==> flow/design.v (excerpt) <==
module ALU_Top #(parameter Data_In_Width = 16)
(
    input   wire            [Data_In_Width-1 : 0]    A ,      
    input   wire            [Data_In_Width-1 : 0]    B ,      
    input   wire                          [3 : 0]    ALU_FUN,   
    input   wire                                     CLK,
    input   wire                                     RST,
    output  wire      [(2*Data_In_Width)-1 : 0]      Arith_OUT,   
    output  wire                                     Arith_Flag,
    output  wire            [Data_In_Width-1 : 0]    Logic_OUT, 
    output  wire                                     Logic_Flag,
    output  wire                          [1 : 0]    CMP_OUT,
    output  wire                                     CMP_Flag,
    output  wire            [Data_In_Width-1 : 0]    Shift_OUT, 
    output  wire                                     Shift_Flag
);
wire    Arith_Enable;
wire    Logic_Enable;
wire    CMP_Enable;
wire    Shift_Enable;
wire    Over_Flow;
Decoder_2_to_4_Unit ins_Decoder_2_to_4_Unit (
    .alu_fun (ALU_FUN),
    .arith_En (Arith_Enable),
    .logic_En (Logic_Enable),
    .cmp_En (CMP_Enable),
    .shift_En (Shift_Enable)
);
Arithmetic_Unit ins_Arithmetic_Unit (
    .A_in (A),
    .B_in (B),
    .alu_fun (ALU_FUN),
    .CLK_in (CLK),
    .RST_in (RST),
    .arith_En (Arith_Enable),
    .arith_out (Arith_OUT),
    .arith_flag (Arith_Flag),
    .over_flow (Over_Flow)
);
Logic_Unit ins_Logic_unit (
    .A_in (A),
    .B_in (B),
    .alu_fun (ALU_FUN),
    .CLK_in (CLK),
    .RST_in (RST),
    .logic_En (Logic_Enable),
    .logic_out (Logic_OUT),
    .logic_flag (Logic_Flag)
);
  ...
==> flow/config.mk <==
export PLATFORM = sky130hd
export DESIGN_NAME = ALU_Top
export DESIGN_NICKNAME = ALU_Top
export VERILOG_FILES = /design/flow/design.v
export SDC_FILE = /design/flow/constraint.sdc
export NUM_CORES = 4
export LEC_CHECK = 0
export CAP_MARGIN = 5
export CELL_PAD_IN_SITES_DETAIL_PLACEMENT = 2
export CELL_PAD_IN_SITES_GLOBAL_PLACEMENT = 1
export CORE_MARGIN = 2
export CORE_UTILIZATION = 20
export CTS_CLUSTER_DIAMETER = 83
export GPL_TIMING_DRIVEN = 0
export PLACE_DENSITY = 0.55
export SLEW_MARGIN = 30
==> flow/constraint.sdc <==
create_clock -name core_clock -period 56.5 [get_ports {CLK}]
set_input_delay 11.3000 -clock core_clock [delete_from_list [all_inputs] [get_ports {CLK}]]
set_output_delay 11.3000 -clock core_clock [all_outputs]
set_load 0.01 [all_outputs]
run.sh (not shown) runs the stock make flow with config.mk's settings and CLKGATE_MAP_FILE=.
The starting point reached the layout checks and failed them: max-capacitance violations, max-slew violations, negative setup slack.
Rerun with:
--- a/flow/config.mk
+++ b/flow/config.mk
@@ -6,11 +6,16 @@
 export NUM_CORES = 4
 export LEC_CHECK = 0
+export ABC_AREA = 1
 export CAP_MARGIN = 5
-export CELL_PAD_IN_SITES_DETAIL_PLACEMENT = 2
+export CELL_PAD_IN_SITES_DETAIL_PLACEMENT = 1
 export CELL_PAD_IN_SITES_GLOBAL_PLACEMENT = 1
-export CORE_MARGIN = 2
-export CORE_UTILIZATION = 20
+export CORE_ASPECT_RATIO = 1.5
+export CORE_MARGIN = 10
+export CORE_UTILIZATION = 17
 export CTS_CLUSTER_DIAMETER = 83
+export GPL_ROUTABILITY_DRIVEN = 1
 export GPL_TIMING_DRIVEN = 0
+export MAX_ROUTING_LAYER = met4
 export PLACE_DENSITY = 0.55
 export SLEW_MARGIN = 30
+export TNS_END_PERCENT = 65
==> flow/constraint.sdc (replaced) <==
create_clock -name core_clock -period 49.1 [get_ports {CLK}]
set_input_delay 9.8200 -clock core_clock [delete_from_list [all_inputs] [get_ports {CLK}]]
set_output_delay 9.8200 -clock core_clock [all_outputs]
set_load 0.01 [all_outputs]
What happened: The changed run reached the layout checks and failed them: negative setup slack; cell count is higher by 10%; clock-buffer cell count is lower by 2; worst hold slack is worse by 1.5 ns; global-route usage is lower by 8.5 points; final area is lower by 6.7%; non-clock buffer count is higher by 97; sequential share of layout area is higher by 0.19 points.
Rerun with:
==> flow/config.mk (replaced) <==
export PLATFORM = sky130hd
export DESIGN_NAME = ALU_Top
export DESIGN_NICKNAME = ALU_Top
export VERILOG_FILES = /design/flow/design.v
export SDC_FILE = /design/flow/constraint.sdc
export NUM_CORES = 4
export LEC_CHECK = 0
export CAP_MARGIN = 5
export CELL_PAD_IN_SITES_GLOBAL_PLACEMENT = 1
export CORE_MARGIN = 2
export CORE_UTILIZATION = 56
export PLACE_DENSITY = 0.44
export SLEW_MARGIN = 40
==> flow/constraint.sdc (replaced) <==
create_clock -name core_clock -period 56.5 [get_ports {CLK}]
set_input_delay 11.3000 -clock core_clock [delete_from_list [all_inputs] [get_ports {CLK}]]
set_output_delay 11.3000 -clock core_clock [all_outputs]
set_load 0.01 [all_outputs]
What happened:
- The changed run stopped in global routing
- synthesized area is higher by 3.7%
- die area is lower by about 70%
- synthesized cell count shrinks by 8.6%
Rerun with:
==> flow/config.mk (replaced) <==
export PLATFORM = sky130hd
export DESIGN_NAME = ALU_Top
export DESIGN_NICKNAME = ALU_Top
export VERILOG_FILES = /design/flow/design.v
export SDC_FILE = /design/flow/constraint.sdc
export NUM_CORES = 4
export LEC_CHECK = 0
export CAP_MARGIN = 20
export CORE_MARGIN = 2
export CORE_UTILIZATION = 40
export SLEW_MARGIN = 20
==> flow/constraint.sdc (replaced) <==
create_clock -name core_clock -period 85.0 [get_ports {CLK}]
set_input_delay 17.0000 -clock core_clock [delete_from_list [all_inputs] [get_ports {CLK}]]
set_output_delay 17.0000 -clock core_clock [all_outputs]
set_load 0.01 [all_outputs]
Effect: The changed run finished with timing, DRC and antenna clean. Synthesized area stays the same. Die area climbs by about 40%. Synthesized cell count stays the same.


ALU_Top again, from the RTL that the note above started with.
==> flow/config.mk <==
export PLATFORM = sky130hd
export DESIGN_NAME = ALU_Top
export DESIGN_NICKNAME = ALU_Top
export VERILOG_FILES = /design/flow/design.v
export SDC_FILE = /design/flow/constraint.sdc
export NUM_CORES = 4
export LEC_CHECK = 0
export ABC_AREA = 1
export CAP_MARGIN = 15
export CELL_PAD_IN_SITES_DETAIL_PLACEMENT = 2
export CELL_PAD_IN_SITES_GLOBAL_PLACEMENT = 1
export CORE_MARGIN = 2
export CORE_UTILIZATION = 41
export CTS_CLUSTER_DIAMETER = 72
export CTS_CLUSTER_SIZE = 61
export GPL_ROUTABILITY_DRIVEN = 0
export GPL_TIMING_DRIVEN = 0
export HOLD_SLACK_MARGIN = 0.27
export MIN_ROUTING_LAYER = met1
export SETUP_SLACK_MARGIN = 5.0
export SLEW_MARGIN = 0
export TNS_END_PERCENT = 75
==> flow/constraint.sdc <==
create_clock -name core_clock -period 85.0 [get_ports {CLK}]
set_input_delay 17.0000 -clock core_clock [delete_from_list [all_inputs] [get_ports {CLK}]]
set_output_delay 17.0000 -clock core_clock [all_outputs]
set_load 0.01 [all_outputs]
The starting point did not get past clock tree synthesis (4_1_cts), error DPL-0033.
Then changed:
- ABC_AREA: 1 -> unset
- CAP_MARGIN: 15 -> 20
- CELL_PAD_IN_SITES_GLOBAL_PLACEMENT: 1 -> unset
- CORE_ASPECT_RATIO: unset -> 1.34
- CORE_UTILIZATION: 41 -> 40
- CTS_CLUSTER_DIAMETER: 72 -> unset
- CTS_CLUSTER_SIZE: 61 -> unset
- GPL_ROUTABILITY_DRIVEN: 0 -> unset
- GPL_TIMING_DRIVEN: 0 -> 1
- HOLD_SLACK_MARGIN: 0.27 -> unset
- MIN_ROUTING_LAYER: met1 -> met2
- SETUP_SLACK_MARGIN: 5.0 -> unset
- SLEW_MARGIN: 0 -> 20
- TNS_END_PERCENT: 75 -> unset
After rerunning: The changed run stopped in detailed placement (3_5_place_dp) on DPL-0033. Die size climbs by 6.3%. Synthesized area goes up by 3.7%. Synthesized cell count went down by about 9%.
Then changed:
- CELL_PAD_IN_SITES_DETAIL_PLACEMENT: 2 -> unset
- CORE_ASPECT_RATIO: 1.34 -> unset
- CORE_UTILIZATION: 40 -> 54
- GPL_TIMING_DRIVEN: 1 -> unset
- MIN_ROUTING_LAYER: met2 -> unset
- TNS_END_PERCENT: unset -> 5
- clock period: 85.0 -> 73.0 ns (I/O delays scaled with it)
After rerunning: With this change the flow finished with negative setup slack left; area after synthesis is unchanged; synthesized cell count is unchanged; die size went down by a quarter to a third.


ALU_Top again, from the RTL that the note above started with.
==> flow/config.mk <==
export PLATFORM = sky130hd
export DESIGN_NAME = ALU_Top
export DESIGN_NICKNAME = ALU_Top
export VERILOG_FILES = /design/flow/design.v
export SDC_FILE = /design/flow/constraint.sdc
export NUM_CORES = 4
export LEC_CHECK = 0
export CAP_MARGIN = 15
export CORE_MARGIN = 2
export CORE_UTILIZATION = 65
export CTS_CLUSTER_SIZE = 51
export MAX_ROUTING_LAYER = met4
export SLEW_MARGIN = 20
export TNS_END_PERCENT = 5
==> flow/constraint.sdc <==
create_clock -name core_clock -period 78.0 [get_ports {CLK}]
set_input_delay 15.6000 -clock core_clock [delete_from_list [all_inputs] [get_ports {CLK}]]
set_output_delay 15.6000 -clock core_clock [all_outputs]
set_load 0.01 [all_outputs]
The first run died in 5_1_grt with DPL-0038.
Rerun with:
CAP_MARGIN = 20   (was 15)
CORE_UTILIZATION = 40   (was 65)
CTS_CLUSTER_SIZE = default   (was 51)
MAX_ROUTING_LAYER = default   (was met4)
TNS_END_PERCENT = default   (was 5)
clock period = 83.7 ns   (was 78.0 ns; I/O delays follow)
This time the run produced a clean layout; die size rises by about 60%; synthesized area is unchanged; synthesized cell count stays the same.
Rerun with:
CORE_UTILIZATION = 58   (was 40)
HOLD_SLACK_MARGIN = 0.29   (was default)
TNS_END_PERCENT = 5   (was default)
clock period = 73.0 ns   (was 83.7 ns; I/O delays follow)
This time the run never finished: it broke off in 5_1_grt with GRT-0232.
Area after synthesis stays the same.
Synthesized cell count is unchanged.
Die size shrinks by about 30%.
Rerun with:
ABC_AREA = 1   (was default)
CORE_UTILIZATION = 69   (was 58)
CTS_CLUSTER_SIZE = 100   (was default)
HOLD_SLACK_MARGIN = default   (was 0.29)
TNS_END_PERCENT = default   (was 5)
clock period = 123.0 ns   (was 73.0 ns; I/O delays follow)
Outcome:
- Now the flow completed without violations
- die size falls by 19%
- synthesized cell count rises by 9.4%
- area after synthesis falls by 3.6%


## beta
ALU_Top again, from the RTL that the note above started with.
Settings: LEC_CHECK=0, ABC_AREA=1, CAP_MARGIN=20, CELL_PAD_IN_SITES_GLOBAL_PLACEMENT=1, CORE_MARGIN=2, CORE_UTILIZATION=41, CTS_CLUSTER_DIAMETER=72, CTS_CLUSTER_SIZE=61, GPL_TIMING_DRIVEN=0, HOLD_SLACK_MARGIN=0.27, MIN_ROUTING_LAYER=met1, SETUP_SLACK_MARGIN=5.0, SLEW_MARGIN=0, TNS_END_PERCENT=75; clock period 85.0 ns.
beta | stages: all done | timing, DRC, antenna: all pass
### beta -> alpha
- CTS_CLUSTER_SIZE no longer set, was 61
- TNS_END_PERCENT no longer set, was 75
- CTS_CLUSTER_DIAMETER no longer set, was 72
- CELL_PAD_IN_SITES_GLOBAL_PLACEMENT no longer set, was 1
- SETUP_SLACK_MARGIN no longer set, was 5.0
- CORE_UTILIZATION now 34, was 41
- HOLD_SLACK_MARGIN no longer set, was 0.27
- SLEW_MARGIN now 20, was 0
- GPL_TIMING_DRIVEN no longer set, was 0
- MIN_ROUTING_LAYER no longer set, was met1
- ABC_AREA no longer set, was 1
- the clock period (ns, I/O delays scaled along) now 123.0, was 85.0
### Flow results
- alpha did not stop at any stage, and its layout met the timing, design-rule and antenna checks.
- Re via count normalized by instance count: alpha is 0.94 up on beta.
- When the final numbers for alpha and beta were put side by side, the growth of design area from synthesis to finish turned out to be greater in beta.
- Summary of alpha over beta: wire length went up 29000 um; number of antenna violations at the first check in global routing now larger; amount of wire on met2 after detailed routing grew by 3500 um.
- Sequential share of layout area on alpha is up relative to beta.


run A:
Starting RTL as in the previous note.
Design ALU_Top, start of the top module:
module ALU_Top #(parameter Data_In_Width = 16)
(
    input   wire            [Data_In_Width-1 : 0]    A ,      
    input   wire            [Data_In_Width-1 : 0]    B ,      
    input   wire                          [3 : 0]    ALU_FUN,   
    input   wire                                     CLK,
    input   wire                                     RST,
    output  wire      [(2*Data_In_Width)-1 : 0]      Arith_OUT,   
    output  wire                                     Arith_Flag,
    output  wire            [Data_In_Width-1 : 0]    Logic_OUT, 
    output  wire                                     Logic_Flag,
    output  wire                          [1 : 0]    CMP_OUT,
    output  wire                                     CMP_Flag,
    output  wire            [Data_In_Width-1 : 0]    Shift_OUT, 
    output  wire                                     Shift_Flag
);
wire    Arith_Enable;
wire    Logic_Enable;
wire    CMP_Enable;
wire    Shift_Enable;
wire    Over_Flow;
  ...
clock: 29.6 ns
lec_check: 0
abc_area: 1
cap_margin: 20
core_margin: 2
core_utilization: 64
cts_cluster_diameter: 392
cts_cluster_size: 99
setup_slack_margin: 3.98
slew_margin: 20
tns_end_percent: 10
Run A never completed; the flow aborted with a tool error in global routing.
Input changes introduced in run B (baseline for comparison: run A):
--- a/flow/config.mk
+++ b/flow/config.mk
@@ -11,2 +11,2 @@
-export CORE_UTILIZATION = 64
-export CTS_CLUSTER_DIAMETER = 392
+export CORE_UTILIZATION = 72
+export CTS_CLUSTER_DIAMETER = 393
### Flow results
Run B did not finish: a tool error stopped it during clock tree synthesis.
Comparing run B with run A, the synthesized cell count came out essentially unchanged.
Diff run A..run B | basic-gate share of the synthesized area counting and, or, nand and nor cells | unchanged
Of run A and run B, run B shows the lower minimum setup slack after placement, with run A above it.
Width of the die of run B falls short of that of run A by a few percent.
Changes observed in run B relative to run A: half-perimeter wire length of the detailed placement result shows an increase of 23000 um, cell count after placement decreased by 88 relative to the old numbers, die area -11%, cell area after synthesis flat, die height now smaller.
Core area, run A and run B: higher on run A
For run C, these inputs were changed with respect to run B:
--- a/flow/config.mk
+++ b/flow/config.mk
@@ -12 +12 @@
-export CTS_CLUSTER_DIAMETER = 393
+export CTS_CLUSTER_DIAMETER = 392
@@ -13,0 +14,2 @@
+export GPL_ROUTABILITY_DRIVEN = 0
+export PLACE_DENSITY = 0.4
## What came out
Seen in the log of run C: DPL-0033 during detailed placement, after which the run never completed.
There was hardly any difference in core footprint between run B and run C.
Chip area line of the yosys report came out exactly the same in run B and run C.
Diff run C..run B | synthesized area | unchanged
> inputs changed (run C -> run D)
--- a/flow/config.mk
+++ b/flow/config.mk
@@ -11,2 +11 @@
-export CORE_UTILIZATION = 72
-export CTS_CLUSTER_DIAMETER = 392
+export CORE_UTILIZATION = 59
@@ -14,2 +12,0 @@
-export GPL_ROUTABILITY_DRIVEN = 0
-export PLACE_DENSITY = 0.4
@@ -18 +14,0 @@
-export TNS_END_PERCENT = 10
==> results <==
- Tool error GRT-0232 stopped run D during global routing; no final results.
- From run C to run D, unique cell type count in the Yosys netlist did not move at all.
- Run D vs. run C: total of buffers placed on input and output ports comparable, share of synthesized area occupied by flip-flops and latches comparable, placeable core area now larger.
- Floorplan die width ends up higher on run D.
- When run D is set beside run C, its number of placement rows turns out to be 9 larger.
- As far as synthesized cell count goes, run D and run C are indistinguishable; the numbers are identical.
- Higher starting utilization of the core area goes to run C over run D.
## Diff of input files: run E against run D
--- a/flow/config.mk
+++ b/flow/config.mk
@@ -11,3 +11,2 @@
-export CORE_UTILIZATION = 59
-export CTS_CLUSTER_SIZE = 99
-export SETUP_SLACK_MARGIN = 3.98
+export CORE_UTILIZATION = 58
+export CTS_CLUSTER_DIAMETER = 233
@@ -14,0 +14 @@
+export TNS_END_PERCENT = 5
==> flow/constraint.sdc <==
create_clock -name core_clock -period 46.2 [get_ports {CLK}]
set_input_delay 9.2400 -clock core_clock [delete_from_list [all_inputs] [get_ports {CLK}]]
set_output_delay 9.2400 -clock core_clock [all_outputs]
set_load 0.01 [all_outputs]
==> comparison <==
Diff run E..run D | post-synthesis share of cell area spent on and-or and or-and gates | unchanged. Run E vs. run D: floorplan die area up 1.7%, horizontal die dimension up 2.3 um, CTS buffer count flat. Post-placement setup slack | run E above run D. Re area of the core: run D was lower than run E. The xor-xnor portion of the synthesized cell area was comparable across run E and run D. There was hardly any difference in share of synthesized registers carrying an async set or reset between run E and run D. Run E had finished all stages when the layout checks came back failing, citing negative setup slack. Run D terminated abnormally: global routing reported GRT-0232. Diff run D -> run E | number of buffers inserted by post-CTS setup repair | decrease of 536. NOTE: starting density of the core in run E falls short of that of run D.
